## design.v

```verilog
module cordic #(
    parameter data_width = 16,
    parameter iterations = 15
    )(
    input clk,
    input reset_n,
    input logic signed [data_width-1:0] angle,
    input logic signed [data_width-1:0] x_i,
    input logic signed [data_width-1:0] y_i,
    output logic signed [data_width-1:0] cos,
    output logic signed [data_width-1:0] sin,
    input valid_in,
    output logic valid_out
    );
    logic signed [data_width-1:0] atan_table [0:iterations-1];
    assign atan_table[0]  = 'd12867;   
    assign atan_table[1]  = 'd7596;    
    assign atan_table[2]  = 'd4013;    
    assign atan_table[3]  = 'd2037;    
    assign atan_table[4]  = 'd1021;    
    assign atan_table[5]  = 'd511;     
    assign atan_table[6]  = 'd256;     
    assign atan_table[7]  = 'd128;     
    assign atan_table[8]  = 'd64;      
    assign atan_table[9]  = 'd32;      
    assign atan_table[10] = 'd16;      
    assign atan_table[11] = 'd8;       
    assign atan_table[12] = 'd4;       
    assign atan_table[13] = 'd2;       
    assign atan_table[14] = 'd1;       
    logic signed [data_width-1:0] x [0:iterations], y [0:iterations], z [0:iterations];
    logic [$clog2(iterations)-1:0] iteration;
    logic valid_pipe [0:iterations];
    always_ff @(posedge clk or negedge reset_n) begin
        if (!reset_n) begin
            x[0] <= 0;
            y[0] <= 0;
            z[0] <= 0;
            valid_pipe[0] <= 0;
        end else if (valid_in) begin
            case (angle[15:14])
                2'b00: begin
                    x[0] <= x_i;
                    y[0] <= y_i;
                    z[0] <= angle;
                end
                2'b01: begin
                    x[0] <= -y_i;
                    y[0] <= x_i;
                    z[0] <= {2'b00, angle[13:0]};
                end
                2'b10: begin
                    x[0] <= -x_i;
                    y[0] <= -y_i;
                    z[0] <= {2'b11, angle[13:0]};
                end
                2'b11: begin
                    x[0] <= y_i;
                    y[0] <= -x_i;
                    z[0] <= -angle;
                end
            endcase
            valid_pipe[0] <= 1;
        end else begin
            valid_pipe[0] <= 0;
        end
    end
    genvar i;
    generate
        for (i = 0; i < iterations; i = i + 1) begin : cordic_pipeline
            always_ff @(posedge clk or negedge reset_n) begin
                if (!reset_n) begin
                    x[i+1] <= 0;
                    y[i+1] <= 0;
                    z[i+1] <= 0;
                    valid_pipe[i+1] <= 0;
                end else if (valid_pipe[i]) begin
                    if (z[i] < 0) begin
                        x[i+1] <= x[i] + (y[i] >>> i);
                        y[i+1] <= y[i] - (x[i] >>> i);
                        z[i+1] <= z[i] + atan_table[i];
                    end else begin
                        x[i+1] <= x[i] - (y[i] >>> i);
                        y[i+1] <= y[i] + (x[i] >>> i);
                        z[i+1] <= z[i] - atan_table[i];
                    end
                    valid_pipe[i+1] <= 1;
                end else begin
                    valid_pipe[i+1] <= 0;
                end
            end
        end
    endgenerate
    assign cos = x[iterations];
    assign sin = y[iterations];
    assign valid_out = valid_pipe[iterations];
endmodule
```

## run.sh

```bash
#!/bin/bash
# the make line also repeats each setting of config.mk as NAME=value (left out here)
make -C /OpenROAD-flow-scripts/flow DESIGN_CONFIG=/design/flow/config.mk WORK_HOME=/design/flow/orfs CLKGATE_MAP_FILE= finish
```

## config.mk

```make
export PLATFORM = sky130hd
export DESIGN_NAME = cordic
export DESIGN_NICKNAME = cordic
export VERILOG_FILES = /design/flow/design.v
export SDC_FILE = /design/flow/constraint.sdc
export NUM_CORES = 4
export LEC_CHECK = 0
export ABC_AREA = 1
export CAP_MARGIN = 0
export CORE_MARGIN = 2
export CORE_UTILIZATION = 72
export CTS_CLUSTER_DIAMETER = 232
export PLACE_DENSITY_LB_ADDON = 0.04
export SLEW_MARGIN = 20
```

## constraint.sdc

```tcl
create_clock -name core_clock -period 2.57 [get_ports {clk}]
set_input_delay 0.5140 -clock core_clock [delete_from_list [all_inputs] [get_ports {clk}]]
set_output_delay 0.5140 -clock core_clock [all_outputs]
set_load 0.01 [all_outputs]
```

==> impl_results.rst, run 1 <==
Implementation results
======================

.. list-table::
   :header-rows: 1

   * - Metric
     - Value
   * - Total track usage
     - 0.8326
   * - Share of flip-flops with an asynchronous set or reset
     - 1.000
   * - Error that ended the run
     - [ERROR GRT-0232] Routing congestion too high. Check the congestion heatmap in the GUI.
   * - Cell accounting for the most synthesized area
     - sky130_fd_sc_hd__dfrtp_1
   * - Stage where the flow stopped
     - 5_1_grt
   * - Initial standard-cell utilization of the core
     - 0.7245
   * - Top cells by count
     - sky130_fd_sc_hd__nand2_1, sky130_fd_sc_hd__inv_1, sky130_fd_sc_hd__dfrtp_1
   * - Final weighted congestion in routability-driven placement
     - 1.009
   * - Post-synth area hogs
     - sky130_fd_sc_hd__dfrtp_1, sky130_fd_sc_hd__nand2_1, sky130_fd_sc_hd__ha_1
   * - Total overflow reported by the global router
     - 774
   * - Die Height
     - 304.7 um
   * - Main synth FF type
     - sky130_fd_sc_hd__dfrtp_1
   * - Proportion of synthesized area in mux cells
     - 0
   * - Cell count listed in synth_stat.txt
     - 9366
   * - Mapped cell area
     - 65120 sq um
   * - Average footprint of a synthesized cell
     - 6.952 sq um
   * - Result of the run
     - aborted with a tool error
   * - Unique cell type count in the Yosys netlist
     - 49
   * - Root cell of the clock tree
     - sky130_fd_sc_hd__clkbuf_16
   * - Chip area in the Yosys report
     - 65120 sq um
   * - Post-synth EDFFs
     - 0
   * - Compound Share, Synth
     - 0.1486
   * - Number of buffers added by the clock tree synthesis step
     - 83
   * - Number of buffers on the longest clock path
     - 3
   * - Die W
     - 304.7 um
   * - Post-Place Setup Slack
     - -381.3 ps
   * - Hpwl dp
     - 153600 um
   * - Die area
     - 92860 sq um
   * - Register bit count reported by yosys
     - 744
   * - Register share after synthesis
     - 0.2859
   * - Dominant combinational cell family by area after synthesis
     - simple AND/OR/NAND/NOR gates
   * - Num rows
     - 110
   * - Clock Sink Count
     - 744
   * - Synth Instances
     - 9366
   * - Net count entering floorplan
     - 10172
   * - CORE AREA
     - 89870 sq um
   * - Synthesized-area fraction occupied by xor and xnor cells
     - 0.05972
   * - Top area contributor share
     - 0.2859
   * - Port Buffers
     - 83
   * - H-Tree Level Count
     - 3
   * - Number of placed I/O pins
     - 84
   * - Post-synthesis share of cell area spent on full adders, half adders and majority gates
     - 0.1501
   * - Synthesis Warnings
     - 6
   * - Simple-Gate Area Share
     - 0.2811
   * - Top cell type by instance count after synthesis
     - sky130_fd_sc_hd__nand2_1
==> what timing repair did <==
action | in CTS
hold buffers | 1
endpoints found under the hold margin | 33
pin swaps | 358
setup endpoints to repair | 209
resized | 723
setup buffers | 111
==> stage by stage <==
step | std cells | area (sq um) | utilization
4_1_cts | 11528 | 79860 | 0.8886
3_5_place_dp | 11272 | 73410 | 0.8168
3_3_place_gp | 11272 | 73410 | 0.8168
2_1_floorplan | 9366 | 65200 | -
==> routing by layer <==
metal | global-route usage | overflow
met1 | 0.8226 | 29
met2 | 0.9815 | 428
met3 | 0.7077 | 56
met4 | 0.8302 | 259
met5 | 0.4341 | 2
==> inputs of run 2 (changes only) <==
Settings changed: ABC_AREA 1 to unset, CAP_MARGIN 0 to 20, CORE_UTILIZATION 72 to 71, CTS_CLUSTER_DIAMETER 232 to unset, PLACE_DENSITY_LB_ADDON 0.04 to 0.03, SETUP_SLACK_MARGIN set to 0.77, TNS_END_PERCENT set to 10.
Clock period 2.57 ns to 3.35 ns, I/O delays scaled along.
==> run 2 against run 1 <==
Now fails the layout checks on setup timing. Synthesized cell count is 29% lower. Die area is 5.1% lower. Synthesized area decreased by 6.4%.
==> impl_results.rst, run 2 <==
Physical design figures
=======================

.. list-table::
   :header-rows: 1

   * - Metric
     - Value
   * - Hpwl dp
     - 115500 um
   * - Max-capacitance violation count
     - 0
   * - Number of buffers on the longest clock path
     - 3
   * - Tool warnings
     - 90
   * - Total Negative Setup Slacks
     - -436.8 ps
   * - Mapped cell area
     - 60920 sq um
   * - Wire length per cell
     - 22.40 um
   * - Final number of setup-violating endpoints
     - 7
   * - Type of the worst setup path
     - reg -> reg
   * - FF-to-FF Start
     - y[10][12]
   * - Hold Path Class
     - in -> async
   * - Worst setup path end
     - x[11][14]
   * - Dominant combinational cell family by area after synthesis
     - AND-OR/OR-AND gates
   * - Post-layout period usage
     - 1.043
   * - Largest net degree at the start of global routing
     - 68
   * - Layout Check Failures
     - setup timing
   * - Gate family responsible for the most delay along the worst path
     - simple AND/OR/NAND/NOR gates
   * - Post-layout worst setup margin
     - -144.4 ps
   * - Root cell of the clock tree
     - sky130_fd_sc_hd__clkbuf_16
   * - Final Routed Wirelength
     - 188300 um
   * - Maximum single-stage delay on the critical path
     - 480 ps
   * - Largest fanout on the critical path
     - 6
   * - Clock Sink Count
     - 744
   * - Antenna violations before repair
     - 4
   * - Layout filler cell count
     - 4161
   * - Number of placed I/O pins
     - 84
   * - Number of global-route vias before repair
     - 52587
   * - Register bit count reported by yosys
     - 744
   * - Clock network latency to the later pin of the worst-skew pair
     - 700 ps
   * - H-Tree Level Count
     - 3
   * - CP Cell Sequence
     - nor3_4, nand2_1, ha_1, a21oi_2, ha_4, nand3_2, or3_4, a31oi_4, a21oi_2, o21bai_1, a21oi_2, nor4b_2, a211o_1
   * - Post-detailed-route DRC marker count
     - 0
   * - Die area
     - 88160 sq um
   * - Endpoint class of the critical path
     - flop
   * - Total track usage
     - 0.3621
   * - P&R area growth vs syn
     - 22.33%
   * - Worst slew margin relative to its limit
     - 0.3912
   * - Simple-Gate Area Share
     - 0.1108
   * - Final-report hold violation count
     - 0
   * - CORE AREA
     - 85150 sq um
   * - Synth Instances
     - 6641
   * - Slew at the pin with the worst max-slew slack
     - 912.2 ps
   * - DR pass1 iterations
     - 7
   * - Unique cell type count in the Yosys netlist
     - 87
   * - Standard cell area after detailed placement
     - 65310 sq um
   * - Top cell type by instance count after synthesis
     - sky130_fd_sc_hd__dfrtp_1
   * - Cell count listed in synth_stat.txt
     - 6641
   * - Die Height
     - 296.9 um
   * - Chip area in the Yosys report
     - 60920 sq um
   * - Global-route wire length before repair
     - 266800 um
   * - First-iteration detailed-routing DRC count
     - 5739
   * - Top cells by count
     - sky130_fd_sc_hd__dfrtp_1, sky130_fd_sc_hd__ha_1, sky130_fd_sc_hd__a21oi_1
   * - Final weighted congestion in routability-driven placement
     - 0.9415
   * - Post-route design area
     - 74520 sq um
   * - Setup repair after global routing missed its margin
     - yes
   * - Total vias in the final route
     - 56073
   * - Endpoint of the worst-slack reg-to-reg timing path
     - x[11][14]
   * - Proportion of synthesized area in mux cells
     - 0.09107
   * - Tmin final
     - 3494 ps
   * - Synthesis Warnings
     - 6
   * - Antenna diode count
     - 0
   * - Result of the run
     - failed layout checks
   * - Initial standard-cell utilization of the core
     - 0.7155
   * - Port Buffers
     - 83
   * - Synthesized-area fraction occupied by xor and xnor cells
     - 0.1052
   * - Layout Skew
     - 27.82 ps
   * - Cell accounting for the most synthesized area
     - sky130_fd_sc_hd__dfrtp_1
   * - Signal arrival time at the worst endpoint
     - 4130 ps
   * - Compound Share, Synth
     - 0.1925
   * - Post-synth area hogs
     - sky130_fd_sc_hd__dfrtp_1, sky130_fd_sc_hd__ha_1, sky130_fd_sc_hd__mux2_2
   * - Vias per inst
     - 6.669
   * - Post-synth EDFFs
     - 0
   * - Clock tree from TritonCTS
     - built
   * - Highest-delay cell along the critical path
     - sky130_fd_sc_hd__dfrtp_1
   * - Number of gates on the worst path with buffers counted
     - 13
   * - Highest clock frequency the design can meet
     - 286.2 MHz
   * - Average footprint of a synthesized cell
     - 9.173 sq um
   * - Count of nets left with antenna violations after detail routing
     - 0
   * - Final Slew Violations
     - 0
   * - Nets@finish
     - 8003
   * - Register share after synthesis
     - 0.3056
   * - Num rows
     - 107
   * - Main synth FF type
     - sky130_fd_sc_hd__dfrtp_1
   * - Number of buffers added by the clock tree synthesis step
     - 86
   * - Total overflow reported by the global router
     - 0
   * - Critical Path Source Type
     - flop
   * - Top area contributor share
     - 0.3056
   * - R2R cell count
     - 13
   * - Required time of the critical path
     - 3980 ps
   * - Post-synthesis share of cell area spent on full adders, half adders and majority gates
     - 0.1605
   * - Register-to-register setup slack
     - -140 ps
   * - Critical path startpoint
     - y[10][12]
   * - Net count entering floorplan
     - 7447
   * - Share of flip-flops with an asynchronous set or reset
     - 1.000
   * - Clk pin slew, worst setup/hold paths
     - 60 ps
   * - Buffers and inverters on the worst path
     - 0
   * - Die W
     - 296.9 um
   * - Most frequent CP cell
     - sky130_fd_sc_hd__a21oi_2
[run 2: timing repair]
item / CTS / global route
setup endpoints to repair: 363 / 406
cloned: 0 / 1
pin swaps: 241 / 343
gates resized: 334 / 541
buffers inserted: 183 / 125
hold buffers: 0 / 0
[run 2: cell type report]
cell class | instances | area, sq um | area share
timing repair buffer | 666 | 5522 | 0.07409
inverter | 353 | 1358 | 0.01822
tap | 1144 | 1431 | 0.01921
multi-input combinational | 5345 | 44580 | 0.5983
clock inverter | 42 | 571.8 | 0.007673
clock buffer | 113 | 2364 | 0.03171
timing repair inverter | 1 | 7.507 | 0.0001007
sequential | 744 | 18690 | 0.2507
[run 2: through the flow]
step           cells  hold slack, ps  setup WS [ps]    util
6_report        8408           9.598         -144.4  0.8752
3_3_place_gp    7944           468.5          22.18  0.7670
5_1_grt         8408           46.97         -301.5  0.8752
2_1_floorplan   6641           351.9          223.1       -
4_1_cts         8282           16.51          84.85  0.8346
3_5_place_dp    7944           492.2         -13.34  0.7670
[run 2: routing by layer]
layer  part of all wire  vias up  track usage
li1                   -    24945            -
met1               0.40    27474       0.4942
met2               0.48     2811       0.6069
met3              0.073      841      0.04499
met4              0.049        2       0.1034
met5           0.000069        -            0
==> inputs of run 3 (changes only) <==
Settings changed: CTS_CLUSTER_DIAMETER set to 215, CTS_CLUSTER_SIZE set to 51, MAX_ROUTING_LAYER set to met4, PLACE_DENSITY_LB_ADDON 0.03 to unset, SETUP_SLACK_MARGIN 0.77 to unset, TNS_END_PERCENT 10 to unset.
Clock period 3.35 ns to 2.82 ns, I/O delays scaled along.
==> run 3 against run 2 <==
Die area is the same. Synthesized cell count is the same. Synthesized area is the same. The run now fails in 5_1_grt.
==> impl_results.rst, run 3 <==
Implementation results
======================

.. list-table::
   :header-rows: 1

   * - Metric
     - Value
   * - Top area contributor share
     - 0.3056
   * - Root cell of the clock tree
     - sky130_fd_sc_hd__clkbuf_16
   * - Stage where the flow stopped
     - 5_1_grt
   * - Total overflow reported by the global router
     - 1508
   * - Clock Sink Count
     - 744
   * - Post-Place Setup Slack
     - -464.5 ps
   * - Unique cell type count in the Yosys netlist
     - 87
   * - Post-synthesis share of cell area spent on full adders, half adders and majority gates
     - 0.1605
   * - Mapped cell area
     - 60920 sq um
   * - Cell count listed in synth_stat.txt
     - 6641
   * - Top cells by count
     - sky130_fd_sc_hd__dfrtp_1, sky130_fd_sc_hd__ha_1, sky130_fd_sc_hd__a21oi_1
   * - Synth Instances
     - 6641
   * - Port Buffers
     - 83
   * - Synthesized-area fraction occupied by xor and xnor cells
     - 0.1052
   * - Proportion of synthesized area in mux cells
     - 0.09107
   * - Number of buffers added by the clock tree synthesis step
     - 18
   * - Initial standard-cell utilization of the core
     - 0.7155
   * - Register bit count reported by yosys
     - 744
   * - Chip area in the Yosys report
     - 60920 sq um
   * - Net count entering floorplan
     - 7447
   * - Dominant combinational cell family by area after synthesis
     - AND-OR/OR-AND gates
   * - Final weighted congestion in routability-driven placement
     - 1.013
   * - Main synth FF type
     - sky130_fd_sc_hd__dfrtp_1
   * - Post-synth EDFFs
     - 0
   * - Top cell type by instance count after synthesis
     - sky130_fd_sc_hd__dfrtp_1
   * - Cell accounting for the most synthesized area
     - sky130_fd_sc_hd__dfrtp_1
   * - Simple-Gate Area Share
     - 0.1108
   * - Hpwl dp
     - 131700 um
   * - Number of buffers on the longest clock path
     - 3
   * - Die area
     - 88160 sq um
   * - Compound Share, Synth
     - 0.1925
   * - Share of flip-flops with an asynchronous set or reset
     - 1.000
   * - Number of placed I/O pins
     - 84
   * - Synthesis Warnings
     - 6
   * - Average footprint of a synthesized cell
     - 9.173 sq um
   * - Num rows
     - 107
   * - Result of the run
     - aborted with a tool error
   * - Die Height
     - 296.9 um
   * - Die W
     - 296.9 um
   * - Register share after synthesis
     - 0.3056
   * - Total track usage
     - 0.9172
   * - H-Tree Level Count
     - 1
   * - CORE AREA
     - 85150 sq um
   * - Error that ended the run
     - [ERROR GRT-0232] Routing congestion too high. Check the congestion heatmap in the GUI.
   * - Standard cell area after detailed placement
     - 72000 sq um
   * - Post-synth area hogs
     - sky130_fd_sc_hd__dfrtp_1, sky130_fd_sc_hd__ha_1, sky130_fd_sc_hd__mux2_2
## run 3: per-layer routing
layer  GRT overflow  global-route usage
met4            540              0.9763
met2            787               1.020
met1             56              0.8837
met5              -                   -
met3            125              0.7966
## run 3: through the flow
step | instances | TNS (ps)
4_1_cts | 9026 | -16370
3_5_place_dp | 8792 | -34460
3_3_place_gp | 8792 | -19160
2_1_floorplan | 6641 | -3785
## run 3: timing repair
item,in CTS
hold buffers,1
endpoints found under the setup margin,230
endpoints found under the hold margin,25
resized,666
pin swaps,497
setup buffers,221
cloned,0
==> inputs of run 4 (changes only) <==
Settings changed: CAP_MARGIN 20 to 35, CORE_MARGIN 2 to 7, CORE_UTILIZATION 71 to 40, CTS_CLUSTER_DIAMETER 215 to 369, CTS_CLUSTER_SIZE 51 to unset, MAX_ROUTING_LAYER met4 to unset.
Clock period 2.82 ns to 4.0 ns, I/O delays scaled along.
==> run 4 against run 3 <==
The run now finishes clean. Synthesized area stayed put. Synthesized cell count is the same. Die area rose by 85%.
==> impl_results.rst, run 4 <==
Physical design figures
=======================

.. list-table::
   :header-rows: 1

   * - Metric
     - Value
   * - Result of the run
     - no timing/DRC/antenna violations
   * - Clk pin slew, worst setup/hold paths
     - 60 ps
   * - Final-report hold violation count
     - 0
   * - Max-capacitance violation count
     - 0
   * - DR WL met2
     - 70670 um
   * - Main synth FF type
     - sky130_fd_sc_hd__dfrtp_1
   * - Num rows
     - 143
   * - Hold Path Class
     - in -> async
   * - Standard cell area after detailed placement
     - 64330 sq um
   * - Dominant combinational cell family by area after synthesis
     - AND-OR/OR-AND gates
   * - Total overflow reported by the global router
     - 0
   * - R2R cell count
     - 12
   * - Setup repair after global routing missed its margin
     - no
   * - Cell count listed in synth_stat.txt
     - 6641
   * - Final Routed Wirelength
     - 148300 um
   * - Register-to-register setup slack
     - 310 ps
   * - Gate family responsible for the most delay along the worst path
     - AND-OR/OR-AND gates
   * - P&R area growth vs syn
     - 10.97%
   * - Post-route design area
     - 67600 sq um
   * - CORE AREA
     - 151500 sq um
   * - Post-detailed-route DRC marker count
     - 0
   * - Die area
     - 163400 sq um
   * - Total vias in the final route
     - 47775
   * - Largest fanout on the critical path
     - 6
   * - Net count entering floorplan
     - 7447
   * - Post-CTS sizing
     - 0
   * - Buffers inserted during post-CTS setup optimization
     - 0
   * - Global-route wire length before repair
     - 247500 um
   * - DR pass1 iterations
     - 7
   * - Met1 Wirelength
     - 69440 um
   * - Wire length per cell
     - 16.84 um
   * - CP Cell Sequence
     - nor3_1, nor3b_1, nor2_1, xnor2_1, ha_1, a21oi_1, o211ai_1, a221oi_1, o31ai_1, a21o_1, a2111oi_0, a211oi_1
   * - Highest-delay cell along the critical path
     - sky130_fd_sc_hd__nor3b_1
   * - Critical Path Source Type
     - flop
   * - Type of the worst setup path
     - reg -> reg
   * - Required time of the critical path
     - 4550 ps
   * - Synthesized-area fraction occupied by xor and xnor cells
     - 0.1052
   * - Count of nets left with antenna violations after detail routing
     - 0
   * - Chip area in the Yosys report
     - 60920 sq um
   * - Endpoint of the worst-slack reg-to-reg timing path
     - x[4][15]
   * - Post-layout period usage
     - 0.9224
   * - Number of gates on the worst path with buffers counted
     - 12
   * - Vias per inst
     - 5.425
   * - Number of global-route vias before repair
     - 47730
   * - Final Slew Violations
     - 0
   * - Root cell of the clock tree
     - sky130_fd_sc_hd__clkbuf_16
   * - Die Height
     - 404.3 um
   * - First-iteration detailed-routing DRC count
     - 2501
   * - Top cell type by instance count after synthesis
     - sky130_fd_sc_hd__dfrtp_1
   * - Post-synthesis share of cell area spent on full adders, half adders and majority gates
     - 0.1605
   * - Largest net degree at the start of global routing
     - 80
   * - Nets@finish
     - 7510
   * - Signal arrival time at the worst endpoint
     - 4240 ps
   * - Port Buffers
     - 83
   * - Layout Skew
     - 45.11 ps
   * - Slew at the pin with the worst max-slew slack
     - 961.4 ps
   * - Register share after synthesis
     - 0.3056
   * - Combinational gate area
     - 40210 sq um
   * - Final weighted congestion in routability-driven placement
     - 0.8694
   * - Antenna violations before repair
     - 1
   * - Synthesis Warnings
     - 6
   * - Compound Share, Synth
     - 0.1925
   * - Share of flip-flops with an asynchronous set or reset
     - 1.000
   * - Worst slew margin relative to its limit
     - 0.3591
   * - Unique cell type count in the Yosys netlist
     - 87
   * - Endpoint class of the critical path
     - flop
   * - Post-Place Setup Slack
     - 351.3 ps
   * - Cell accounting for the most synthesized area
     - sky130_fd_sc_hd__dfrtp_1
   * - Post-synth area hogs
     - sky130_fd_sc_hd__dfrtp_1, sky130_fd_sc_hd__ha_1, sky130_fd_sc_hd__mux2_2
   * - Tmin final
     - 3690 ps
   * - Clock network latency to the later pin of the worst-skew pair
     - 710 ps
   * - Maximum single-stage delay on the critical path
     - 530 ps
   * - Simple-Gate Area Share
     - 0.1108
   * - Top cells by count
     - sky130_fd_sc_hd__dfrtp_1, sky130_fd_sc_hd__ha_1, sky130_fd_sc_hd__a21oi_1
   * - FF-to-FF Start
     - y[3][4]
   * - Number of buffers added by the clock tree synthesis step
     - 90
   * - H-Tree Level Count
     - 3
   * - Amount of wire on met3 after detailed routing
     - 4224 um
   * - Layout filler cell count
     - 14766
   * - Critical path startpoint
     - y[3][4]
   * - Post-synth EDFFs
     - 0
   * - Mapped cell area
     - 60920 sq um
   * - Synth Instances
     - 6641
   * - Proportion of synthesized area in mux cells
     - 0.09107
   * - Final number of setup-violating endpoints
     - 0
   * - Top routing layer in use
     - met5
   * - Total Negative Setup Slacks
     - 0 ps
   * - Highest clock frequency the design can meet
     - 271.0 MHz
   * - Number of buffers on the longest clock path
     - 3
   * - Tool warnings
     - 87
   * - Die W
     - 404.3 um
   * - Average footprint of a synthesized cell
     - 9.173 sq um
   * - Buffers and inverters on the worst path
     - 0
   * - Clock Sink Count
     - 744
   * - Number of hold buffers added after cts
     - 0
   * - Total track usage
     - 0.1784
   * - Initial standard-cell utilization of the core
     - 0.4020
   * - Post-layout worst setup margin
     - 310.5 ps
   * - Antenna diode count
     - 0
   * - Hpwl dp
     - 116100 um
   * - Register bit count reported by yosys
     - 744
   * - Number of placed I/O pins
     - 84
   * - Clock tree from TritonCTS
     - built
   * - Worst setup path end
     - x[4][15]
   * - Footprint of the flip-flops and latches
     - 18630 sq um
   * - Top area contributor share
     - 0.3056
==> run 4: layer usage <==
layer  up-vias  global-route usage
met3       221             0.02061
met2       678              0.3101
met1     22929              0.2362
li1      23945                   -
met4         2             0.04717
met5         -                   0
==> run 4: metrics by stage <==
| step | util | hold WS, ps | instances |
|---|---|---|---|
| 5_1_grt | 0.4461 | 176.9 | 8806 |
| 3_5_place_dp | 0.4245 | 469.9 | 8641 |
| 6_report | 0.4461 | 161.7 | 8806 |
| 2_1_floorplan | - | 351.9 | 6641 |
| 3_3_place_gp | 0.4245 | 464.2 | 8641 |
| 4_1_cts | 0.4459 | 172.2 | 8805 |
==> run 4: cell type report <==
class / instances / share of cell area
well taps: 2030 / 0.03757
flip-flops and latches: 744 / 0.2756
clock inverters: 41 / 0.008810
multi-input cells: 5345 / 0.5948
clock buffers: 123 / 0.03918
inverters: 353 / 0.01960
repair buffers: 170 / 0.02436
==> inputs of run 5 (changes only) <==
Settings changed: ABC_AREA set to 1, CAP_MARGIN 35 to 0, CORE_MARGIN 7 to 2, CORE_UTILIZATION 40 to 71, CTS_CLUSTER_DIAMETER 369 to 232, PLACE_DENSITY_LB_ADDON set to 0.01, TNS_END_PERCENT set to 40.
Clock period 4.0 ns to 2.25 ns, I/O delays scaled along.
==> run 5 against run 4 <==
The flow now stops in 4_1_cts. Die area down 42%. Synthesized cell count increased by 41%. Synthesized area up 6.9%.
==> impl_results.rst, run 5 <==
Implementation results
======================

.. list-table::
   :header-rows: 1

   * - Metric
     - Value
   * - Result of the run
     - aborted with a tool error
   * - Stage where the flow stopped
     - 4_1_cts
   * - Error that ended the run
     - [ERROR DPL-0033] detailed placement checks failed during check placement.
   * - Top area contributor share
     - 0.2859
   * - Port Buffers
     - 83
   * - Main synth FF type
     - sky130_fd_sc_hd__dfrtp_1
   * - Unique cell type count in the Yosys netlist
     - 49
   * - Dominant combinational cell family by area after synthesis
     - simple AND/OR/NAND/NOR gates
   * - Average footprint of a synthesized cell
     - 6.952 sq um
   * - Num rows
     - 111
   * - Die Height
     - 306.8 um
   * - CORE AREA
     - 91250 sq um
   * - Simple-Gate Area Share
     - 0.2811
   * - Hpwl dp
     - 164000 um
   * - Cell accounting for the most synthesized area
     - sky130_fd_sc_hd__dfrtp_1
   * - Chip area in the Yosys report
     - 65120 sq um
   * - Post-synth EDFFs
     - 0
   * - Post-synth area hogs
     - sky130_fd_sc_hd__dfrtp_1, sky130_fd_sc_hd__nand2_1, sky130_fd_sc_hd__ha_1
   * - Top cells by count
     - sky130_fd_sc_hd__nand2_1, sky130_fd_sc_hd__inv_1, sky130_fd_sc_hd__dfrtp_1
   * - Top cell type by instance count after synthesis
     - sky130_fd_sc_hd__nand2_1
   * - Post-synthesis share of cell area spent on full adders, half adders and majority gates
     - 0.1501
   * - Synthesized-area fraction occupied by xor and xnor cells
     - 0.05972
   * - Number of placed I/O pins
     - 84
   * - Cell count listed in synth_stat.txt
     - 9366
   * - Net count entering floorplan
     - 10172
   * - Standard cell area after detailed placement
     - 79420 sq um
   * - Proportion of synthesized area in mux cells
     - 0
   * - Share of flip-flops with an asynchronous set or reset
     - 1.000
   * - Die area
     - 94150 sq um
   * - Synth Instances
     - 9366
   * - Mapped cell area
     - 65120 sq um
   * - Final weighted congestion in routability-driven placement
     - 1.014
   * - Synthesis Warnings
     - 6
   * - Number of cells after detailed placement
     - 11919
   * - Post-Place Setup Slack
     - -567.6 ps
   * - Die W
     - 306.8 um
   * - Initial standard-cell utilization of the core
     - 0.7136
   * - Register bit count reported by yosys
     - 744
   * - Register share after synthesis
     - 0.2859
   * - Compound Share, Synth
     - 0.1486
## run 5: stage by stage
step | utilization
floorplan | -
global placement | 0.8704
detailed placement | 0.8704
==> inputs of run 6 (changes only) <==
Settings changed: ABC_AREA 1 to unset, CAP_MARGIN 0 to 20, CELL_PAD_IN_SITES_GLOBAL_PLACEMENT set to 1, CORE_UTILIZATION 71 to 67, CTS_CLUSTER_DIAMETER 232 to 48, GPL_TIMING_DRIVEN set to 1, HOLD_SLACK_MARGIN set to -0.04, MAX_ROUTING_LAYER set to met4, PLACE_DENSITY_LB_ADDON 0.01 to unset, TNS_END_PERCENT 40 to 50.
Clock period 2.25 ns to 1.2 ns, I/O delays scaled along.
==> run 6 against run 5 <==
Synthesized area fell by 6.4%. The run again fails in 4_1_cts. Die area is 0.85% lower. Synthesized cell count is 29% lower.
==> impl_results.rst, run 6 <==
Implementation results
======================

.. list-table::
   :header-rows: 1

   * - Metric
     - Value
   * - Result of the run
     - aborted with a tool error
   * - Stage where the flow stopped
     - 4_1_cts
   * - Error that ended the run
     - [ERROR DPL-0038] Utilization greater than 100%, impossible to legalize
   * - Mapped cell area
     - 60920 sq um
   * - Chip area in the Yosys report
     - 60920 sq um
   * - Dominant combinational cell family by area after synthesis
     - AND-OR/OR-AND gates
   * - Synthesis Warnings
     - 6
   * - Die W
     - 305.5 um
   * - Post-Place Setup Slack
     - -2239 ps
   * - Post-synth EDFFs
     - 0
   * - Register bit count reported by yosys
     - 744
   * - Synthesized-area fraction occupied by xor and xnor cells
     - 0.1052
   * - Simple-Gate Area Share
     - 0.1108
   * - Cell accounting for the most synthesized area
     - sky130_fd_sc_hd__dfrtp_1
   * - Compound Share, Synth
     - 0.1925
   * - Final weighted congestion in routability-driven placement
     - 1.008
   * - Number of placed I/O pins
     - 84
   * - Hpwl dp
     - 166100 um
   * - Cell count listed in synth_stat.txt
     - 6641
   * - Register share after synthesis
     - 0.3056
   * - Die Height
     - 305.5 um
   * - Die area
     - 93350 sq um
   * - Post-synthesis share of cell area spent on full adders, half adders and majority gates
     - 0.1605
   * - Num rows
     - 110
   * - CORE AREA
     - 90010 sq um
   * - Proportion of synthesized area in mux cells
     - 0.09107
   * - Initial standard-cell utilization of the core
     - 0.6768
   * - Average footprint of a synthesized cell
     - 9.173 sq um
   * - Share of flip-flops with an asynchronous set or reset
     - 1.000
   * - Main synth FF type
     - sky130_fd_sc_hd__dfrtp_1
   * - Top cell type by instance count after synthesis
     - sky130_fd_sc_hd__dfrtp_1
   * - Synth Instances
     - 6641
   * - Net count entering floorplan
     - 7447
   * - Top cells by count
     - sky130_fd_sc_hd__dfrtp_1, sky130_fd_sc_hd__ha_1, sky130_fd_sc_hd__a21oi_1
   * - Port Buffers
     - 83
   * - Top area contributor share
     - 0.3056
   * - Unique cell type count in the Yosys netlist
     - 87
   * - Post-synth area hogs
     - sky130_fd_sc_hd__dfrtp_1, sky130_fd_sc_hd__ha_1, sky130_fd_sc_hd__mux2_2
==> run 6: stage by stage <==
step                      cell area, sq um  hold WS (ps)  std cells
after floorplan                      64160        -55.59       6641
after global placement               82570         97.64       9911
after detailed placement             82570         96.82       9911
==> inputs of run 7 (changes only) <==
Settings changed: CELL_PAD_IN_SITES_GLOBAL_PLACEMENT 1 to unset, CORE_UTILIZATION 67 to 64, CTS_CLUSTER_DIAMETER 48 to unset, GPL_TIMING_DRIVEN 1 to unset, HOLD_SLACK_MARGIN -0.04 to unset, MAX_ROUTING_LAYER met4 to unset, SETUP_SLACK_MARGIN set to 0.69, TNS_END_PERCENT 50 to unset.
Clock period 1.2 ns to 2.75 ns, I/O delays scaled along.
==> run 7 against run 6 <==
The flow stops in 5_1_grt. Synthesized area stayed put. Die area increased by 4.6%. Synthesized cell count unchanged.
==> impl_results.rst, run 7 <==
Implementation results
======================

.. list-table::
   :header-rows: 1

   * - Metric
     - Value
   * - Initial standard-cell utilization of the core
     - 0.6431
   * - Dominant combinational cell family by area after synthesis
     - AND-OR/OR-AND gates
   * - Proportion of synthesized area in mux cells
     - 0.09107
   * - Post-synthesis share of cell area spent on full adders, half adders and majority gates
     - 0.1605
   * - Mapped cell area
     - 60920 sq um
   * - Average footprint of a synthesized cell
     - 9.173 sq um
   * - Synthesis Warnings
     - 6
   * - Num rows
     - 113
   * - Synthesized-area fraction occupied by xor and xnor cells
     - 0.1052
   * - H-Tree Level Count
     - 3
   * - Number of buffers on the longest clock path
     - 3
   * - Post-synth EDFFs
     - 0
   * - Top cells by count
     - sky130_fd_sc_hd__dfrtp_1, sky130_fd_sc_hd__ha_1, sky130_fd_sc_hd__a21oi_1
   * - Cell count listed in synth_stat.txt
     - 6641
   * - Stage where the flow stopped
     - 5_1_grt
   * - Unique cell type count in the Yosys netlist
     - 87
   * - Hpwl dp
     - 128300 um
   * - Port Buffers
     - 83
   * - Net count entering floorplan
     - 7447
   * - Post-synth area hogs
     - sky130_fd_sc_hd__dfrtp_1, sky130_fd_sc_hd__ha_1, sky130_fd_sc_hd__mux2_2
   * - Register bit count reported by yosys
     - 744
   * - CORE AREA
     - 94730 sq um
   * - Result of the run
     - aborted with a tool error
   * - Die area
     - 97670 sq um
   * - Clock Sink Count
     - 744
   * - Final weighted congestion in routability-driven placement
     - 0.9381
   * - Register share after synthesis
     - 0.3056
   * - Cell accounting for the most synthesized area
     - sky130_fd_sc_hd__dfrtp_1
   * - Root cell of the clock tree
     - sky130_fd_sc_hd__clkbuf_16
   * - Chip area in the Yosys report
     - 60920 sq um
   * - Share of flip-flops with an asynchronous set or reset
     - 1.000
   * - Simple-Gate Area Share
     - 0.1108
   * - Top area contributor share
     - 0.3056
   * - Post-Place Setup Slack
     - -544.0 ps
   * - Main synth FF type
     - sky130_fd_sc_hd__dfrtp_1
   * - Die W
     - 312.5 um
   * - Top cell type by instance count after synthesis
     - sky130_fd_sc_hd__dfrtp_1
   * - Number of placed I/O pins
     - 84
   * - Compound Share, Synth
     - 0.1925
   * - Number of buffers added by the clock tree synthesis step
     - 88
   * - Number of cells after detailed placement
     - 9029
   * - Die Height
     - 312.5 um
   * - Synth Instances
     - 6641
   * - Standard cell area after detailed placement
     - 74210 sq um
## run 7: what timing repair did
item,4_1_cts
cloned,3
gates resized,881
setup endpoints to repair,551
setup buffers,257
pin swaps,587
hold buffers,1
hold endpoints to repair,35
## run 7: per-stage QoR
| step | utilization | hold WS, ps |
|---|---|---|
| floorplan | - | 254.4 |
| CTS | 0.8806 | 409.3 |
| global placement | 0.7834 | 466.0 |
| detailed placement | 0.7834 | 472.7 |
==> inputs of run 8 (changes only) <==
Settings changed: CELL_PAD_IN_SITES_GLOBAL_PLACEMENT set to 0, CORE_UTILIZATION 64 to 66, CTS_CLUSTER_DIAMETER set to 355, GPL_TIMING_DRIVEN set to 1, HOLD_SLACK_MARGIN set to -0.04, MAX_ROUTING_LAYER set to met5, SETUP_SLACK_MARGIN 0.69 to -0.19, TNS_END_PERCENT set to 50.
Clock period 2.75 ns to 3.21 ns, I/O delays scaled along.
==> run 8 against run 7 <==
Now fails the layout checks on setup timing. Die area fell by 3.0%. Synthesized area did not move. Synthesized cell count did not move.
==> impl_results.rst, run 8 <==
Physical design figures
=======================

.. list-table::
   :header-rows: 1

   * - Metric
     - Value
   * - Antenna violations before repair
     - 2
   * - Vias per inst
     - 6.093
   * - Final-report hold violation count
     - 0
   * - Highest clock frequency the design can meet
     - 297.5 MHz
   * - Slew at the pin with the worst max-slew slack
     - 924.1 ps
   * - Register bit count reported by yosys
     - 744
   * - Worst setup path end
     - x[11][14]
   * - Min-Delay Endpoint
     - y[15][3]
   * - Layout Check Failures
     - setup timing
   * - First-iteration detailed-routing DRC count
     - 3643
   * - Nets@finish
     - 7977
   * - Cell count listed in synth_stat.txt
     - 6641
   * - Clock network latency to the later pin of the worst-skew pair
     - 680 ps
   * - Highest-delay cell along the critical path
     - sky130_fd_sc_hd__dfrtp_1
   * - Gate family responsible for the most delay along the worst path
     - AND-OR/OR-AND gates
   * - Unique cell type count in the Yosys netlist
     - 87
   * - Top cell type by instance count after synthesis
     - sky130_fd_sc_hd__dfrtp_1
   * - Hold Path Class
     - reg -> reg
   * - Post-layout period usage
     - 1.047
   * - Dominant combinational cell family by area after synthesis
     - AND-OR/OR-AND gates
   * - Clock Sink Count
     - 744
   * - Number of placed I/O pins
     - 84
   * - Type of the worst setup path
     - reg -> reg
   * - Die area
     - 94750 sq um
   * - Clk pin slew, worst setup/hold paths
     - 60 ps
   * - Root cell of the clock tree
     - sky130_fd_sc_hd__clkbuf_16
   * - Simple-Gate Area Share
     - 0.1108
   * - Buffers and inverters on the worst path
     - 3
   * - Average footprint of a synthesized cell
     - 9.173 sq um
   * - Layout Skew
     - 29.44 ps
   * - Synthesized-area fraction occupied by xor and xnor cells
     - 0.1052
   * - Max-capacitance violation count
     - 0
   * - Initial standard-cell utilization of the core
     - 0.6656
   * - Final Slew Violations
     - 0
   * - P&R area growth vs syn
     - 15.74%
   * - CORE AREA
     - 91520 sq um
   * - Endpoint of the worst-slack reg-to-reg timing path
     - x[11][14]
   * - Maximum single-stage delay on the critical path
     - 390 ps
   * - Most frequent CP cell
     - sky130_fd_sc_hd__a21oi_2
   * - Core Util, Final
     - 0.7704
   * - Post-synthesis share of cell area spent on full adders, half adders and majority gates
     - 0.1605
   * - Total Negative Setup Slacks
     - -934.6 ps
   * - R2R cell count
     - 17
   * - Share of flip-flops with an asynchronous set or reset
     - 1.000
   * - Largest fanout on the critical path
     - 5
   * - Total track usage
     - 0.3405
   * - Number of cells after detailed placement
     - 8261
   * - Post-synth EDFFs
     - 0
   * - Tmin final
     - 3362 ps
   * - Number of buffers on the longest clock path
     - 3
   * - Wire length per cell
     - 19.44 um
   * - Cell accounting for the most synthesized area
     - sky130_fd_sc_hd__dfrtp_1
   * - Worst Hold Path Cells
     - 1
   * - Register share after synthesis
     - 0.3056
   * - Final weighted congestion in routability-driven placement
     - 0.9684
   * - Main synth FF type
     - sky130_fd_sc_hd__dfrtp_1
   * - Final Routed Wirelength
     - 163900 um
   * - Worst slew margin relative to its limit
     - 0.3839
   * - Global-route wire length before repair
     - 261100 um
   * - Net count entering floorplan
     - 7447
   * - Final number of setup-violating endpoints
     - 29
   * - DR pass1 iterations
     - 6
   * - Endpoint class of the critical path
     - flop
   * - Number of gates on the worst path with buffers counted
     - 17
   * - Total vias in the final route
     - 51358
   * - Chip area in the Yosys report
     - 60920 sq um
   * - Final cell count without fillers
     - 8429
   * - Die Height
     - 307.8 um
   * - Die W
     - 307.8 um
   * - Signal arrival time at the worst endpoint
     - 3920 ps
   * - Top cells by count
     - sky130_fd_sc_hd__dfrtp_1, sky130_fd_sc_hd__ha_1, sky130_fd_sc_hd__a21oi_1
   * - Largest net degree at the start of global routing
     - 97
   * - Total overflow reported by the global router
     - 0
   * - Register-to-register setup slack
     - -150 ps
   * - Proportion of synthesized area in mux cells
     - 0.09107
   * - Hpwl dp
     - 127300 um
   * - Clock tree from TritonCTS
     - built
   * - Critical path startpoint
     - y[10][10]
   * - Post-layout worst setup margin
     - -151.6 ps
   * - Synth Instances
     - 6641
   * - Post-detailed-route DRC marker count
     - 0
   * - Count of nets left with antenna violations after detail routing
     - 0
   * - Hold Path Origin
     - y[15][3]
   * - Setup repair after global routing missed its margin
     - yes
   * - Num rows
     - 111
   * - CP Cell Sequence
     - inv_2, ha_4, nand2b_1, nor4_2, inv_1, ha_4, a21oi_2, ha_1, buf_6, and4_1, a31oi_4, a31oi_4, a21oi_2, o21bai_2, a21oi_2, nor4b_2, a211o_1
   * - Result of the run
     - failed layout checks
   * - Required time of the critical path
     - 3770 ps
   * - Synthesis Warnings
     - 6
   * - Critical Path Source Type
     - flop
   * - Number of global-route vias before repair
     - 50041
   * - Post-synth area hogs
     - sky130_fd_sc_hd__dfrtp_1, sky130_fd_sc_hd__ha_1, sky130_fd_sc_hd__mux2_2
   * - Tool warnings
     - 90
   * - Mapped cell area
     - 60920 sq um
   * - Compound Share, Synth
     - 0.1925
   * - Number of buffers added by the clock tree synthesis step
     - 88
   * - H-Tree Level Count
     - 3
   * - Top area contributor share
     - 0.3056
   * - Port Buffers
     - 83
   * - FF-to-FF Start
     - y[10][10]
[run 8: final cells by class]
cell class / instances / area (sq um)
inverter: 353 / 1329
clock buffer: 122 / 2532
multi-input combinational: 5345 / 40820
fill: 6507 / 21020
timing repair buffer: 639 / 5224
antenna: 1 / 2.502
tap: 1186 / 1484
clock inverter: 39 / 479.2
sequential: 744 / 18640
[run 8: timing repair]
item / 4_1_cts / 5_1_grt
pin swaps: 0 / 39
buffers inserted: 0 / 8
hold endpoints to repair: 36 / 0
hold buffers: 1 / 0
endpoints found under the setup margin: 6 / 84
gates resized: 4 / 134
[run 8: metrics by stage]
| stage | cell area, sq um | hold slack, ps | setup WS (ps) |
|---|---|---|---|
| floorplan | 60920 | 346.4 | -163.1 |
| global placement | 66820 | 467.7 | -227.0 |
| detailed placement | 66820 | 476.6 | -200.5 |
| CTS | 69860 | 459.1 | -189.1 |
| global route | 70500 | 494.8 | -283.9 |
| finish | 70510 | 483.5 | -151.6 |
[run 8: metal layers]
layer,track usage,part of all wire,vias up
li1,-,-,24903
met1,0.4378,0.43,24761
met2,0.5792,0.48,1339
met3,0.03978,0.046,355
met4,0.1476,0.048,0
met5,0,0,-
==> inputs of run 9 (changes only) <==
Settings changed: CELL_PAD_IN_SITES_GLOBAL_PLACEMENT 0 to 2, CORE_ASPECT_RATIO set to 1.32, CORE_UTILIZATION 66 to 40, CTS_CLUSTER_DIAMETER 355 to unset, CTS_CLUSTER_SIZE set to 18, GPL_ROUTABILITY_DRIVEN set to 0, GPL_TIMING_DRIVEN 1 to unset, HOLD_SLACK_MARGIN -0.04 to unset, MIN_ROUTING_LAYER set to met2, PLACE_DENSITY set to 0.45, SETUP_SLACK_MARGIN -0.19 to -0.12, SLEW_MARGIN 20 to 0, TNS_END_PERCENT 50 to 10.
Clock period 3.21 ns to 2.31 ns, I/O delays scaled along.
==> run 9 against run 8 <==
Still fails the layout checks on setup timing. Worst hold slack got worse by 200 ps. Clock skew decreased by 2.3 ps. Sequential share of layout area decreased by 5.3 points. Critical path type unchanged. Largest cell class unchanged.
==> impl_results.rst, run 9 <==
Physical design figures
=======================

.. list-table::
   :header-rows: 1

   * - Metric
     - Value
   * - FF-to-FF Start
     - y[1][4]
   * - Top cell type by instance count after synthesis
     - sky130_fd_sc_hd__dfrtp_1
   * - Total track usage
     - 0.3805
   * - Synthesized-area fraction occupied by xor and xnor cells
     - 0.1052
   * - Post-detailed-route DRC marker count
     - 0
   * - Vias per inst
     - 7.285
   * - Unique cell type count in the Yosys netlist
     - 87
   * - Critical path startpoint
     - y[1][4]
   * - Final Slew Violations
     - 0
   * - P&R area growth vs syn
     - 44.96%
   * - CP Cell Sequence
     - nor3_2, nand2b_1, or3_4, nor4_4, nor2_1, xor2_1, ha_1, a21o_1, a21o_1, a21oi_2, nor2_1, a211oi_2, o31a_1, xnor2_1, mux2_4
   * - Post-layout period usage
     - 1.404
   * - Number of global-route vias before repair
     - 85972
   * - Proportion of synthesized area in mux cells
     - 0.09107
   * - Result of the run
     - failed layout checks
   * - Main synth FF type
     - sky130_fd_sc_hd__dfrtp_1
   * - Initial standard-cell utilization of the core
     - 0.4028
   * - Mapped cell area
     - 60920 sq um
   * - Tmin final
     - 3244 ps
   * - Cell accounting for the most synthesized area
     - sky130_fd_sc_hd__dfrtp_1
   * - Top area contributor share
     - 0.3056
   * - Top cells by count
     - sky130_fd_sc_hd__dfrtp_1, sky130_fd_sc_hd__ha_1, sky130_fd_sc_hd__a21oi_1
   * - Number of buffers added by the clock tree synthesis step
     - 88
   * - Count of nets left with antenna violations after detail routing
     - 0
   * - Final-report hold violation count
     - 0
   * - Chip area in the Yosys report
     - 60920 sq um
   * - First-iteration detailed-routing DRC count
     - 11321
   * - Simple-Gate Area Share
     - 0.1108
   * - Total vias in the final route
     - 79351
   * - Buffers and inverters on the worst path
     - 0
   * - Clock network latency to the later pin of the worst-skew pair
     - 740 ps
   * - Layout Skew
     - 27.16 ps
   * - Setup repair after global routing missed its margin
     - yes
   * - Largest net degree at the start of global routing
     - 75
   * - Endpoint class of the critical path
     - flop
   * - Total Negative Setup Slacks
     - -199510 ps
   * - Tool warnings
     - 92
   * - Number of placed I/O pins
     - 84
   * - Signal arrival time at the worst endpoint
     - 3870 ps
   * - Num rows
     - 164
   * - Final cell count without fillers
     - 10893
   * - Max-capacitance violation count
     - 0
   * - Critical Path Source Type
     - flop
   * - Post-synth area hogs
     - sky130_fd_sc_hd__dfrtp_1, sky130_fd_sc_hd__ha_1, sky130_fd_sc_hd__mux2_2
   * - Worst slew margin relative to its limit
     - 0.4453
   * - Gate family responsible for the most delay along the worst path
     - simple AND/OR/NAND/NOR gates
   * - Register-to-register setup slack
     - -930 ps
   * - DR pass1 iterations
     - 48
   * - Share of flip-flops with an asynchronous set or reset
     - 1.000
   * - Slew at the pin with the worst max-slew slack
     - 826.0 ps
   * - R2R cell count
     - 15
   * - Root cell of the clock tree
     - sky130_fd_sc_hd__clkbuf_16
   * - Die Height
     - 452.4 um
   * - Post-layout worst setup margin
     - -933.7 ps
   * - Required time of the critical path
     - 2940 ps
   * - Nets@finish
     - 9625
   * - CORE AREA
     - 151200 sq um
   * - Cell count listed in synth_stat.txt
     - 6641
   * - Highest-delay cell along the critical path
     - sky130_fd_sc_hd__dfrtp_1
   * - H-Tree Level Count
     - 3
   * - Die area
     - 155500 sq um
   * - Post-synth EDFFs
     - 0
   * - Highest clock frequency the design can meet
     - 308.3 MHz
   * - Clock tree from TritonCTS
     - built
   * - Endpoint of the worst-slack reg-to-reg timing path
     - x[2][15]
   * - Maximum single-stage delay on the critical path
     - 380 ps
   * - Final number of setup-violating endpoints
     - 460
   * - Total overflow reported by the global router
     - 0
   * - Clk pin slew, worst setup/hold paths
     - 70 ps
   * - Antenna violations before repair
     - 1
   * - Worst setup path end
     - x[2][15]
   * - Largest fanout on the critical path
     - 3
   * - Dominant combinational cell family by area after synthesis
     - AND-OR/OR-AND gates
   * - Wire length per cell
     - 18.35 um
   * - Global-route wire length before repair
     - 313100 um
   * - Clock Sink Count
     - 744
   * - Type of the worst setup path
     - reg -> reg
   * - Number of gates on the worst path with buffers counted
     - 15
   * - Port Buffers
     - 83
   * - Synth Instances
     - 6641
   * - Number of cells after detailed placement
     - 10549
   * - Net count entering floorplan
     - 7447
   * - Average footprint of a synthesized cell
     - 9.173 sq um
   * - Post-synthesis share of cell area spent on full adders, half adders and majority gates
     - 0.1605
   * - Register bit count reported by yosys
     - 744
   * - Hpwl dp
     - 153300 um
   * - Number of buffers on the longest clock path
     - 3
   * - Final Routed Wirelength
     - 199900 um
   * - Synthesis Warnings
     - 6
   * - Compound Share, Synth
     - 0.1925
   * - Die W
     - 343.7 um
   * - Layout Check Failures
     - setup timing
   * - Register share after synthesis
     - 0.3056
   * - Hold Path Class
     - in -> async
run 9: cell type report:
type | instances | area [sq um]
repair buffers | 2287 | 18030
multi-input cells | 5345 | 44700
diodes | 12 | 30.03
well taps | 1992 | 2492
inverters | 353 | 1351
clock inverters | 42 | 528.0
clock buffers | 118 | 2526
fillers | 13628 | 62920
flip-flops and latches | 744 | 18650
run 9: per-layer routing:
layer	vias to the layer above	track usage	wire length, um	share of wire
met3	1690	0.4250	66560	0.33
met5	-	0.01710	168	0.00084
li1	27901	-	-	-
met4	8	0.05922	15990	0.080
met1	29013	-	0	0
met2	20739	0.5320	117100	0.59
run 9: timing repair:
item | in CTS | in global routing
setup endpoints to repair | 424 | 462
hold buffers | 1 | 0
pin swaps | 300 | 289
hold endpoints to repair | 73 | 0
setup buffers | 118 | 81
cloned | 0 | 1
resized | 474 | 394
run 9: metrics by stage:
| stage | worst slack [ps] | cell area, sq um | hold WS, ps | util |
|---|---|---|---|---|
| finish | -933.7 | 88310 | 280.1 | 0.5839 |
| global route | -1134 | 88280 | 302.1 | 0.5837 |
| CTS | -940.0 | 85880 | 222.0 | 0.5679 |
| detailed placement | -1088 | 79910 | 428.1 | 0.5284 |
| global placement | -1074 | 79910 | 433.9 | 0.5284 |
| floorplan | -816.9 | 61790 | 166.4 | - |
==> inputs of run 10 (changes only) <==
Settings changed: CELL_PAD_IN_SITES_GLOBAL_PLACEMENT 2 to 1, CORE_ASPECT_RATIO 1.32 to unset, CORE_UTILIZATION 40 to 63, CTS_CLUSTER_DIAMETER set to 48, CTS_CLUSTER_SIZE 18 to unset, GPL_ROUTABILITY_DRIVEN 0 to unset, GPL_TIMING_DRIVEN set to 1, HOLD_SLACK_MARGIN set to -0.04, MAX_ROUTING_LAYER met5 to met4, MIN_ROUTING_LAYER met2 to unset, PLACE_DENSITY 0.45 to unset, SETUP_SLACK_MARGIN -0.12 to unset, SLEW_MARGIN 0 to 20, TNS_END_PERCENT 10 to 5.
Clock period 2.31 ns to 1.21 ns, I/O delays scaled along.
==> run 10 against run 9 <==
The layout still fails its checks (setup timing). Core utilization grew 33 points. Non-clock buffer count grew 36. Worst hold slack lost 130 ps. Clock skew grew 23 ps. Synthesized area is the same. Via count shrank 16%. Routed wire length grew 22%. Critical endpoint is now x[12][10]. Highest routed layer is now met4.
==> impl_results.rst, run 10 <==
Physical design figures
=======================

.. list-table::
   :header-rows: 1

   * - Metric
     - Value
   * - R2R cell count
     - 13
   * - Number of cells after detailed placement
     - 9951
   * - Root cell of the clock tree
     - sky130_fd_sc_hd__clkbuf_16
   * - Proportion of synthesized area in mux cells
     - 0.09107
   * - Share of flip-flops with an asynchronous set or reset
     - 1.000
   * - Total overflow reported by the global router
     - 0
   * - Post-detailed-route DRC marker count
     - 0
   * - Final weighted congestion in routability-driven placement
     - 0.9607
   * - Post-synthesis share of cell area spent on full adders, half adders and majority gates
     - 0.1605
   * - CP Cell Sequence
     - buf_6, nor3_2, nor2_1, xor2_2, ha_4, a21o_1, a2111oi_4, buf_4, buf_4, o31ai_1, a211oi_1, nor3_1, mux2_2
   * - Tmin final
     - 4048 ps
   * - Average footprint of a synthesized cell
     - 9.173 sq um
   * - Total vias in the final route
     - 66705
   * - Total track usage
     - 0.4097
   * - Largest fanout on the critical path
     - 4
   * - H-Tree Level Count
     - 3
   * - Compound Share, Synth
     - 0.1925
   * - Endpoint of the worst-slack reg-to-reg timing path
     - x[12][10]
   * - Result of the run
     - failed layout checks
   * - Final cell count without fillers
     - 10264
   * - Post-layout worst setup margin
     - -2838 ps
   * - Nets@finish
     - 9683
   * - Post-route design area
     - 88470 sq um
   * - Final Routed Wirelength
     - 243200 um
   * - Worst setup path end
     - x[12][10]
   * - Wire length per cell
     - 23.69 um
   * - Top cell type by instance count after synthesis
     - sky130_fd_sc_hd__dfrtp_1
   * - Critical path startpoint
     - y[11][11]
   * - Post-synth area hogs
     - sky130_fd_sc_hd__dfrtp_1, sky130_fd_sc_hd__ha_1, sky130_fd_sc_hd__mux2_2
   * - Tool warnings
     - 92
   * - Net count entering floorplan
     - 7447
   * - Main synth FF type
     - sky130_fd_sc_hd__dfrtp_1
   * - Type of the worst setup path
     - reg -> reg
   * - Number of gates on the worst path with buffers counted
     - 13
   * - Total Negative Setup Slacks
     - -934780 ps
   * - Final-report hold violation count
     - 0
   * - Cell accounting for the most synthesized area
     - sky130_fd_sc_hd__dfrtp_1
   * - Highest clock frequency the design can meet
     - 247.0 MHz
   * - Core Util, Final
     - 0.9189
   * - Hpwl dp
     - 137600 um
   * - Max-capacitance violation count
     - 0
   * - Initial standard-cell utilization of the core
     - 0.6327
   * - Post-layout period usage
     - 3.346
   * - Layout filler cell count
     - 3650
   * - Port Buffers
     - 83
   * - First-iteration detailed-routing DRC count
     - 7591
   * - Mapped cell area
     - 60920 sq um
   * - Global-route wire length before repair
     - 323100 um
   * - Num rows
     - 114
   * - Post-Place Setup Slack
     - -2077 ps
   * - Cell count listed in synth_stat.txt
     - 6641
   * - Count of nets left with antenna violations after detail routing
     - 0
   * - Clk pin slew, worst setup/hold paths
     - 70 ps
   * - Largest net degree at the start of global routing
     - 58
   * - Signal arrival time at the worst endpoint
     - 4650 ps
   * - Layout Check Failures
     - setup timing
   * - Top area contributor share
     - 0.3056
   * - Unique cell type count in the Yosys netlist
     - 87
   * - Post-synth EDFFs
     - 0
   * - Simple-Gate Area Share
     - 0.1108
   * - Endpoint class of the critical path
     - flop
   * - Die Height
     - 315.0 um
   * - Worst slew margin relative to its limit
     - 0.4136
   * - Clock tree from TritonCTS
     - built
   * - Number of buffers added by the clock tree synthesis step
     - 110
   * - Critical Path Source Type
     - flop
   * - Number of global-route vias before repair
     - 64238
   * - Layout Skew
     - 49.93 ps
   * - Antenna violations before repair
     - 10
   * - Dominant combinational cell family by area after synthesis
     - AND-OR/OR-AND gates
   * - Hold Path Class
     - in -> async
   * - Vias per inst
     - 6.499
   * - Top cells by count
     - sky130_fd_sc_hd__dfrtp_1, sky130_fd_sc_hd__ha_1, sky130_fd_sc_hd__a21oi_1
   * - Synth Instances
     - 6641
   * - Gate family responsible for the most delay along the worst path
     - AND-OR/OR-AND gates
   * - P&R area growth vs syn
     - 45.23%
   * - Required time of the critical path
     - 1810 ps
   * - CORE AREA
     - 96280 sq um
   * - Die area
     - 99200 sq um
   * - Register share after synthesis
     - 0.3056
   * - Setup repair after global routing missed its margin
     - yes
   * - Chip area in the Yosys report
     - 60920 sq um
   * - DR pass1 iterations
     - 8
   * - Die W
     - 315.0 um
   * - Clock Sink Count
     - 744
   * - Number of buffers on the longest clock path
     - 3
   * - Clock network latency to the later pin of the worst-skew pair
     - 770 ps
   * - Register-to-register setup slack
     - -2840 ps
   * - Register bit count reported by yosys
     - 744
   * - Maximum single-stage delay on the critical path
     - 570 ps
   * - Number of placed I/O pins
     - 84
   * - Final Slew Violations
     - 0
   * - Highest-delay cell along the critical path
     - sky130_fd_sc_hd__xor2_2
   * - Slew at the pin with the worst max-slew slack
     - 873.4 ps
   * - Buffers and inverters on the worst path
     - 3
   * - Synthesized-area fraction occupied by xor and xnor cells
     - 0.1052
   * - FF-to-FF Start
     - y[11][11]
   * - Standard cell area after detailed placement
     - 80050 sq um
   * - Most frequent CP cell
     - sky130_fd_sc_hd__buf_4
   * - Final number of setup-violating endpoints
     - 707
   * - Synthesis Warnings
     - 6
run 10: routing by layer:
metal,global-route usage,vias up,routed length (um)
met3,0.05933,1915,23160
met1,0.4878,31939,86340
met2,0.6926,4492,113700
li1,-,28359,-
met4,0.1736,0,20050
met5,-,-,0
run 10: repair_timing:
action                                  4_1_cts  5_1_grt
buffers inserted                             49       39
hold buffers                                  3        0
resized                                     421      457
endpoints found under the setup margin      679      706
hold endpoints to repair                    733        0
pin swaps                                   187      234
run 10: metrics by stage:
step / hold slack (ps)
after floorplan: -53.59
after detailed placement: 102.6
after global routing: 171.0
after global placement: 100.4
final: 154.7
after CTS: 158.8
run 10: area by class of cell:
type / count / area [sq um] / share of cell area
Inverter: 353 / 1356 / 0.01533
Antenna cell: 14 / 35.03 / 0.0003960
Clock buffer: 136 / 3014 / 0.03407
Sequential cell: 744 / 18660 / 0.2109
Multi-Input combinational cell: 5345 / 44480 / 0.5028
Tap cell: 1276 / 1597 / 0.01805
Timing Repair Buffer: 2323 / 18430 / 0.2083
Clock inverter: 73 / 902.1 / 0.01020
==> inputs of run 11 (changes only) <==
Settings changed: CELL_PAD_IN_SITES_GLOBAL_PLACEMENT 1 to 0, CORE_UTILIZATION 63 to 72, CTS_CLUSTER_DIAMETER 48 to 359, MAX_ROUTING_LAYER met4 to met5, SETUP_SLACK_MARGIN set to -0.19, TNS_END_PERCENT 5 to 50.
Clock period 1.21 ns to 3.08 ns, I/O delays scaled along.
==> run 11 against run 10 <==
The layout still fails its checks (setup timing). Synthesized area unchanged. Final area decreased by 17%. Non-clock buffer count is 1413 lower. Critical endpoint is now x[11][14].
==> impl_results.rst, run 11 <==
Physical design figures
=======================

.. list-table::
   :header-rows: 1

   * - Metric
     - Value
   * - Result of the run
     - failed layout checks
   * - Layout Check Failures
     - setup timing
   * - Initial standard-cell utilization of the core
     - 0.7279
   * - Compound Share, Synth
     - 0.1925
   * - Endpoint class of the critical path
     - flop
   * - Final cell count without fillers
     - 8648
   * - Root cell of the clock tree
     - sky130_fd_sc_hd__clkbuf_16
   * - Number of placed I/O pins
     - 84
   * - Final Routed Wirelength
     - 202200 um
   * - Footprint of the flip-flops and latches
     - 18640 sq um
   * - Count of nets left with antenna violations after detail routing
     - 0
   * - Total vias in the final route
     - 58268
   * - Register share after synthesis
     - 0.3056
   * - Wire length per cell
     - 23.38 um
   * - Average footprint of a synthesized cell
     - 9.173 sq um
   * - Max-capacitance violation count
     - 0
   * - Clock tree from TritonCTS
     - built
   * - Highest clock frequency the design can meet
     - 274.2 MHz
   * - Post-synthesis share of cell area spent on full adders, half adders and majority gates
     - 0.1605
   * - Die Height
     - 294.9 um
   * - Largest fanout on the critical path
     - 3
   * - Post-detailed-route DRC marker count
     - 0
   * - Endpoint of the worst-slack reg-to-reg timing path
     - x[11][14]
   * - Synth Instances
     - 6641
   * - Worst slew margin relative to its limit
     - 0.3615
   * - Tool warnings
     - 95
   * - Core Util, Final
     - 0.8802
   * - CORE AREA
     - 83690 sq um
   * - Proportion of synthesized area in mux cells
     - 0.09107
   * - Total overflow reported by the global router
     - 0
   * - Combinational gate area
     - 42010 sq um
   * - Post-layout worst setup margin
     - -567.4 ps
   * - Hold Path Class
     - in -> async
   * - P&R area growth vs syn
     - 20.91%
   * - Hold WS
     - 392.6 ps
   * - Total track usage
     - 0.4188
   * - Die W
     - 294.9 um
   * - DR pass1 iterations
     - 9
   * - Share of flip-flops with an asynchronous set or reset
     - 1.000
   * - Nets@finish
     - 8243
   * - Post-synth EDFFs
     - 0
   * - Unique cell type count in the Yosys netlist
     - 87
   * - Post-Place Setup Slack
     - -491.0 ps
   * - Gate family responsible for the most delay along the worst path
     - simple AND/OR/NAND/NOR gates
   * - Post-synth area hogs
     - sky130_fd_sc_hd__dfrtp_1, sky130_fd_sc_hd__ha_1, sky130_fd_sc_hd__mux2_2
   * - Global-route wire length before repair
     - 292800 um
   * - Clock network latency to the later pin of the worst-skew pair
     - 670 ps
   * - Number of buffers added by the clock tree synthesis step
     - 83
   * - Dominant combinational cell family by area after synthesis
     - AND-OR/OR-AND gates
   * - Clock Sink Count
     - 744
   * - Hpwl dp
     - 132200 um
   * - Largest net degree at the start of global routing
     - 143
   * - Top cell type by instance count after synthesis
     - sky130_fd_sc_hd__dfrtp_1
   * - Cell accounting for the most synthesized area
     - sky130_fd_sc_hd__dfrtp_1
   * - FF-to-FF Start
     - y[10][11]
   * - Synthesis Warnings
     - 6
   * - Antenna violations before repair
     - 14
   * - Type of the worst setup path
     - reg -> reg
   * - Chip area in the Yosys report
     - 60920 sq um
   * - Port Buffers
     - 83
   * - Main synth FF type
     - sky130_fd_sc_hd__dfrtp_1
   * - Final number of setup-violating endpoints
     - 164
   * - Final weighted congestion in routability-driven placement
     - 0.9876
   * - Vias per inst
     - 6.738
run 11: layout make-up:
class / count / share of cell area
Timing Repair Buffer: 910 / 0.09908
Tap cell: 1134 / 0.01926
Multi-Input combinational cell: 5345 / 0.5704
Sequential cell: 744 / 0.2531
Clock buffer: 110 / 0.03244
Clock inverter: 41 / 0.007202
Antenna cell: 11 / 0.0003737
Inverter: 353 / 0.01814
run 11: routing by layer:
| metal | vias up | global-route usage | wire length (um) |
|---|---|---|---|
| met1 | 28011 | 0.5254 | 75800 |
| met2 | 3669 | 0.6890 | 93220 |
| met3 | 1128 | 0.07865 | 19050 |
| met4 | 6 | 0.2174 | 14100 |
| li1 | 25454 | - | - |
| met5 | - | 0 | 49 |
run 11: through the flow:
step / cell area [sq um]
after floorplan: 60920
after global placement: 68540
after detailed placement: 68540
after CTS: 71870
after global routing: 73650
final: 73660
run 11: what timing repair did:
action	4_1_cts	5_1_grt
gates resized	70	343
pin swaps	23	148
setup buffers	14	36
hold buffers	1	0
setup endpoints to repair	53	159
endpoints found under the hold margin	10	0
